==> inputs of job 9163 <==
## FIR_FILTER
module FIR_FILTER (clk, rst, data_valid, data, fir_valid, fir_d);
clock: 10.9 ns
lec_check: 0
cap_margin: 40
core_margin: 2
core_utilization: 72
hold_slack_margin: 0.29
place_density: 0.67
setup_slack_margin: -0.82
slew_margin: 40
run.sh (not shown) runs the stock make flow with config.mk's settings and CLKGATE_MAP_FILE=.
==> job 3169 (differences from job 9163) <==
==> flow/config.mk (replaced) <==
export PLATFORM = sky130hd
export DESIGN_NAME = FIR_FILTER
export DESIGN_NICKNAME = FIR_FILTER
export VERILOG_FILES = /design/flow/design.v
export SDC_FILE = /design/flow/constraint.sdc
export NUM_CORES = 4
export LEC_CHECK = 0
export ABC_AREA = 1
export CAP_MARGIN = 20
export CORE_MARGIN = 2
export CORE_UTILIZATION = 72
export CTS_CLUSTER_DIAMETER = 242
export PLACE_DENSITY = 0.65
export SETUP_SLACK_MARGIN = -0.43
export SLEW_MARGIN = 20
==> flow/constraint.sdc (replaced) <==
create_clock -name core_clock -period 13.6 [get_ports {clk}]
set_input_delay 2.7200 -clock core_clock [delete_from_list [all_inputs] [get_ports {clk}]]
set_output_delay 2.7200 -clock core_clock [all_outputs]
set_load 0.01 [all_outputs]
==> run summary <==
status -> finished with violations
Layout Check Fails -> negative setup slack
Worst Path Required -> 11.52 ns
reg2reg path depth -> 46
slew margin rel. -> 29.64%
setup violators final -> 16
Setup WS post-layout -> -2.502 ns
[end of results for job 9163]
==> run summary <==
Worst Path Required -> 14.28 ns
largest area contributor in the netlist -> fa_1
most frequent CP cell -> fa_1
status -> complete, no violations
Syn Inst Count -> 16280
TAP cells -> 2704
final core utilization -> 75.39%
reg2reg path depth -> 47
most common cell in the netlist -> inv_1
setup violators final -> 0
Setup WS post-layout -> 0.3725 ns
critical path depth -> 47
[end of results for job 3169]

==> exp/quartz: inputs <==
==> flow/design.v <==
module FIR_FILTER (clk, rst, data_valid, data, fir_valid, fir_d);
  input clk, rst;
  input data_valid;
  input signed [15:0] data;
  output fir_valid;
  output signed [15:0] fir_d;
  parameter signed [19:0] FIR_C00 = 20'hFFF9E ;   
  parameter signed [19:0] FIR_C01 = 20'hFFF86 ;   
  parameter signed [19:0] FIR_C02 = 20'hFFFA7 ;   
  parameter signed [19:0] FIR_C03 = 20'h0003B ;   
  parameter signed [19:0] FIR_C04 = 20'h0014B ;   
  parameter signed [19:0] FIR_C05 = 20'h0024A ;   
  parameter signed [19:0] FIR_C06 = 20'h00222 ;   
  parameter signed [19:0] FIR_C07 = 20'hFFFE4 ;   
  parameter signed [19:0] FIR_C08 = 20'hFFBC5 ;   
  parameter signed [19:0] FIR_C09 = 20'hFF7CA ;   
  parameter signed [19:0] FIR_C10 = 20'hFF74E ;   
  parameter signed [19:0] FIR_C11 = 20'hFFD74 ;   
  parameter signed [19:0] FIR_C12 = 20'h00B1A ;   
  parameter signed [19:0] FIR_C13 = 20'h01DAC ;   
  parameter signed [19:0] FIR_C14 = 20'h02F9E ;   
  parameter signed [19:0] FIR_C15 = 20'h03AA9 ;   
  parameter signed [19:0] FIR_C16 = 20'h03AA9 ;   
  parameter signed [19:0] FIR_C17 = 20'h02F9E ;   
  parameter signed [19:0] FIR_C18 = 20'h01DAC ;   
  parameter signed [19:0] FIR_C19 = 20'h00B1A ;   
  parameter signed [19:0] FIR_C20 = 20'hFFD74 ;   
  parameter signed [19:0] FIR_C21 = 20'hFF74E ;   
  parameter signed [19:0] FIR_C22 = 20'hFF7CA ;   
  parameter signed [19:0] FIR_C23 = 20'hFFBC5 ;   
  parameter signed [19:0] FIR_C24 = 20'hFFFE4 ;   
  parameter signed [19:0] FIR_C25 = 20'h00222 ;   
  parameter signed [19:0] FIR_C26 = 20'h0024A ;   
  parameter signed [19:0] FIR_C27 = 20'h0014B ;   
  parameter signed [19:0] FIR_C28 = 20'h0003B ;   
  parameter signed [19:0] FIR_C29 = 20'hFFFA7 ;   
  parameter signed [19:0] FIR_C30 = 20'hFFF86 ;   
  parameter signed [19:0] FIR_C31 = 20'hFFF9E ;   
  reg [5:0] fir_cnt_r, fir_cnt_w;
  reg signed [66:0] sum_r, sum_w;
  reg signed [15:0] x_00_r, x_01_r, x_02_r, x_03_r, x_04_r, x_05_r, x_06_r, x_07_r,
                    x_08_r, x_09_r, x_10_r, x_11_r, x_12_r, x_13_r, x_14_r, x_15_r,
                    x_16_r, x_17_r, x_18_r, x_19_r, x_20_r, x_21_r, x_22_r, x_23_r,
                    x_24_r, x_25_r, x_26_r, x_27_r, x_28_r, x_29_r, x_30_r, x_31_r;
  reg signed [15:0] x_00_w, x_01_w, x_02_w, x_03_w, x_04_w, x_05_w, x_06_w, x_07_w,
                    x_08_w, x_09_w, x_10_w, x_11_w, x_12_w, x_13_w, x_14_w, x_15_w,
                    x_16_w, x_17_w, x_18_w, x_19_w, x_20_w, x_21_w, x_22_w, x_23_w,
                    x_24_w, x_25_w, x_26_w, x_27_w, x_28_w, x_29_w, x_30_w, x_31_w;
  assign fir_valid = (fir_cnt_r > 33);
  assign fir_d = sum_r >= 0 ? {sum_r[66], sum_r[30:24], sum_r[23:16]} : {sum_r[66], sum_r[30:24], sum_r[23:16]} + 16'd1;
  always@ (*) begin
    x_00_w    = x_00_r; 
    x_01_w    = x_01_r; 
    x_02_w    = x_02_r; 
    x_03_w    = x_03_r; 
    x_04_w    = x_04_r;  
    x_05_w    = x_05_r;  
    x_06_w    = x_06_r;  
    x_07_w    = x_07_r;  
    x_08_w    = x_08_r;  
    x_09_w    = x_09_r;  
    x_10_w    = x_10_r;  
    x_11_w    = x_11_r;  
    x_12_w    = x_12_r;  
    x_13_w    = x_13_r;  
    x_14_w    = x_14_r;  
    x_15_w    = x_15_r;  
    x_16_w    = x_16_r;  
    x_17_w    = x_17_r;  
    x_18_w    = x_18_r;  
    x_19_w    = x_19_r;  
    x_20_w    = x_20_r;  
    x_21_w    = x_21_r;  
    x_22_w    = x_22_r;  
    x_23_w    = x_23_r;  
    x_24_w    = x_24_r;  
    x_25_w    = x_25_r;  
    x_26_w    = x_26_r;  
    x_27_w    = x_27_r;  
    x_28_w    = x_28_r;  
    x_29_w    = x_29_r;  
    x_30_w    = x_30_r;  
    x_31_w    = x_31_r;  
    sum_w     = sum_r;
    fir_cnt_w = fir_cnt_r;
    if (data_valid) begin
      if (fir_cnt_r <= 33) begin 
        fir_cnt_w = fir_cnt_r + 1;
      end
      x_31_w = data;
      x_30_w = x_31_r;
      x_29_w = x_30_r;
      x_28_w = x_29_r;
      x_27_w = x_28_r;
      x_26_w = x_27_r;
      x_25_w = x_26_r;
      x_24_w = x_25_r;
      x_23_w = x_24_r;
      x_22_w = x_23_r;
      x_21_w = x_22_r;
      x_20_w = x_21_r;
      x_19_w = x_20_r;
      x_18_w = x_19_r;
      x_17_w = x_18_r;
      x_16_w = x_17_r;
      x_15_w = x_16_r;
      x_14_w = x_15_r;
      x_13_w = x_14_r;
      x_12_w = x_13_r;
      x_11_w = x_12_r;
      x_10_w = x_11_r;
      x_09_w = x_10_r;
      x_08_w = x_09_r;
      x_07_w = x_08_r;
      x_06_w = x_07_r;
      x_05_w = x_06_r;
      x_04_w = x_05_r;
      x_03_w = x_04_r;
      x_02_w = x_03_r;
      x_01_w = x_02_r;
      x_00_w = x_01_r;
      sum_w = x_31_r * FIR_C00
            + x_30_r * FIR_C01
            + x_29_r * FIR_C02
            + x_28_r * FIR_C03
            + x_27_r * FIR_C04
            + x_26_r * FIR_C05
            + x_25_r * FIR_C06
            + x_24_r * FIR_C07
            + x_23_r * FIR_C08
            + x_22_r * FIR_C09
            + x_21_r * FIR_C10
            + x_20_r * FIR_C11
            + x_19_r * FIR_C12
            + x_18_r * FIR_C13
            + x_17_r * FIR_C14
            + x_16_r * FIR_C15
            + x_15_r * FIR_C16
            + x_14_r * FIR_C17
            + x_13_r * FIR_C18
            + x_12_r * FIR_C19
            + x_11_r * FIR_C20
            + x_10_r * FIR_C21
            + x_09_r * FIR_C22
            + x_08_r * FIR_C23
            + x_07_r * FIR_C24
            + x_06_r * FIR_C25
            + x_05_r * FIR_C26
            + x_04_r * FIR_C27
            + x_03_r * FIR_C28
            + x_02_r * FIR_C29
            + x_01_r * FIR_C30
            + x_00_r * FIR_C31;
    end else begin
      sum_w     = 0;
      fir_cnt_w = 0;
    end
  end
  always@ (posedge clk or posedge rst) begin 
    if (rst) begin
      x_00_r    <= 0;
      x_01_r    <= 0;
      x_02_r    <= 0;
      x_03_r    <= 0;
      x_04_r    <= 0;
      x_05_r    <= 0;
      x_06_r    <= 0;
      x_07_r    <= 0;
      x_08_r    <= 0;
      x_09_r    <= 0;
      x_10_r    <= 0;
      x_11_r    <= 0;
      x_12_r    <= 0;
      x_13_r    <= 0;
      x_14_r    <= 0;
      x_15_r    <= 0;
      x_16_r    <= 0;
      x_17_r    <= 0;
      x_18_r    <= 0;
      x_19_r    <= 0;
      x_20_r    <= 0;
      x_21_r    <= 0;
      x_22_r    <= 0;
      x_23_r    <= 0;
      x_24_r    <= 0;
      x_25_r    <= 0;
      x_26_r    <= 0;
      x_27_r    <= 0;
      x_28_r    <= 0;
      x_29_r    <= 0;
      x_30_r    <= 0;
      x_31_r    <= 0;
      sum_r     <= 0;
      fir_cnt_r <= 0;
    end else begin
      x_00_r    <= x_00_w;   
      x_01_r    <= x_01_w;   
      x_02_r    <= x_02_w;   
      x_03_r    <= x_03_w;   
      x_04_r    <= x_04_w;   
      x_05_r    <= x_05_w;   
      x_06_r    <= x_06_w;   
      x_07_r    <= x_07_w;   
      x_08_r    <= x_08_w;   
      x_09_r    <= x_09_w;   
      x_10_r    <= x_10_w;  
      x_11_r    <= x_11_w;  
      x_12_r    <= x_12_w;  
      x_13_r    <= x_13_w;  
      x_14_r    <= x_14_w;  
      x_15_r    <= x_15_w;  
      x_16_r    <= x_16_w;  
      x_17_r    <= x_17_w;  
      x_18_r    <= x_18_w;  
      x_19_r    <= x_19_w;  
      x_20_r    <= x_20_w;  
      x_21_r    <= x_21_w;  
      x_22_r    <= x_22_w;  
      x_23_r    <= x_23_w;  
      x_24_r    <= x_24_w;  
      x_25_r    <= x_25_w;  
      x_26_r    <= x_26_w;  
      x_27_r    <= x_27_w;  
      x_28_r    <= x_28_w;  
      x_29_r    <= x_29_w;  
      x_30_r    <= x_30_w;  
      x_31_r    <= x_31_w;  
      sum_r     <= sum_w;
      fir_cnt_r <= fir_cnt_w;
    end
  end
endmodule
==> flow/run.sh <==
#!/bin/bash
# the make line also repeats each setting of config.mk as NAME=value (left out here)
make -C /OpenROAD-flow-scripts/flow DESIGN_CONFIG=/design/flow/config.mk WORK_HOME=/design/flow/orfs CLKGATE_MAP_FILE= finish
==> flow/config.mk <==
export PLATFORM = sky130hd
export DESIGN_NAME = FIR_FILTER
export DESIGN_NICKNAME = FIR_FILTER
export VERILOG_FILES = /design/flow/design.v
export SDC_FILE = /design/flow/constraint.sdc
export NUM_CORES = 4
export LEC_CHECK = 0
export CAP_MARGIN = 20
export CORE_MARGIN = 2
export CORE_UTILIZATION = 68
export MAX_ROUTING_LAYER = met4
export SETUP_SLACK_MARGIN = 1.76
export SLEW_MARGIN = 20
==> flow/constraint.sdc <==
create_clock -name core_clock -period 12.7 [get_ports {clk}]
set_input_delay 2.5400 -clock core_clock [delete_from_list [all_inputs] [get_ports {clk}]]
set_output_delay 2.5400 -clock core_clock [all_outputs]
set_load 0.01 [all_outputs]
==> inputs of exp/cedar, as changes to exp/quartz <==
--- a/flow/config.mk
+++ b/flow/config.mk
@@ -8,6 +8,9 @@
 export CAP_MARGIN = 20
 export CORE_MARGIN = 2
-export CORE_UTILIZATION = 68
+export CORE_UTILIZATION = 72
+export HOLD_SLACK_MARGIN = -0.1
 export MAX_ROUTING_LAYER = met4
-export SETUP_SLACK_MARGIN = 1.76
+export PLACE_DENSITY = 0.67
+export SETUP_SLACK_MARGIN = -0.82
 export SLEW_MARGIN = 20
+export TNS_END_PERCENT = 40
==> flow/constraint.sdc (replaced) <==
create_clock -name core_clock -period 10.9 [get_ports {clk}]
set_input_delay 2.1800 -clock core_clock [delete_from_list [all_inputs] [get_ports {clk}]]
set_output_delay 2.1800 -clock core_clock [all_outputs]
set_load 0.01 [all_outputs]
==> inputs of exp/tundra, as changes to exp/quartz <==
==> flow/config.mk (replaced) <==
export PLATFORM = sky130hd
export DESIGN_NAME = FIR_FILTER
export DESIGN_NICKNAME = FIR_FILTER
export VERILOG_FILES = /design/flow/design.v
export SDC_FILE = /design/flow/constraint.sdc
export NUM_CORES = 4
export LEC_CHECK = 0
export CAP_MARGIN = 10
export CORE_MARGIN = 2
export CORE_UTILIZATION = 40
export GPL_TIMING_DRIVEN = 0
export PLACE_DENSITY_LB_ADDON = 0.15
export SLEW_MARGIN = 20
==> flow/constraint.sdc (replaced) <==
create_clock -name core_clock -period 15.0 [get_ports {clk}]
set_input_delay 3.0000 -clock core_clock [delete_from_list [all_inputs] [get_ports {clk}]]
set_output_delay 3.0000 -clock core_clock [all_outputs]
set_load 0.01 [all_outputs]
==> inputs of exp/amber, as changes to exp/quartz <==
--- a/flow/config.mk
+++ b/flow/config.mk
@@ -6,8 +6,11 @@
 export NUM_CORES = 4
 export LEC_CHECK = 0
-export CAP_MARGIN = 20
+export ABC_AREA = 1
+export CAP_MARGIN = 25
+export CELL_PAD_IN_SITES_GLOBAL_PLACEMENT = 0
 export CORE_MARGIN = 2
 export CORE_UTILIZATION = 68
+export CTS_CLUSTER_DIAMETER = 27
+export CTS_CLUSTER_SIZE = 33
 export MAX_ROUTING_LAYER = met4
-export SETUP_SLACK_MARGIN = 1.76
 export SLEW_MARGIN = 20
==> flow/constraint.sdc (replaced) <==
create_clock -name core_clock -period 10.7 [get_ports {clk}]
set_input_delay 2.1400 -clock core_clock [delete_from_list [all_inputs] [get_ports {clk}]]
set_output_delay 2.1400 -clock core_clock [all_outputs]
set_load 0.01 [all_outputs]
==> qor summary <==
metric	exp/quartz	exp/cedar	exp/tundra	exp/amber
Die Height	464 µm	451 µm	604 µm	473 µm
Slowest Stage Delay on Critical Path	0.60 ns	-	0.63 ns	0.59 ns
Tally of nets with antenna violations remaining after routing	0	-	0	0
Fraction of standard cell area in multi-input logic	0.716	-	0.731	0.665
Final non-filler cell total	18.1k	-	19.2k	21.6k
Fin Setup TNS	-1.08 ns	-	0 ns	-21.68 ns
Worst hold start	x_23_r[1]	-	x_24_r[9]	x_16_r[12]
Area post-placement	156000 µm²	163000 µm²	151000 µm²	169000 µm²
Largest contributor to cell area by class	logic gates	-	logic gates	logic gates
Die Area	216000 µm²	204000 µm²	365000 µm²	223000 µm²
DRC violations left	0	-	0	0
Status	failed layout checks	aborted with a tool error	timing/DRC/antenna clean	failed layout checks
Failing step	-	global routing	-	-
Layout check failures	setup timing	-	-	setup timing
Mean routed wirelength per cell	24.8 µm	-	24.3 µm	24.1 µm
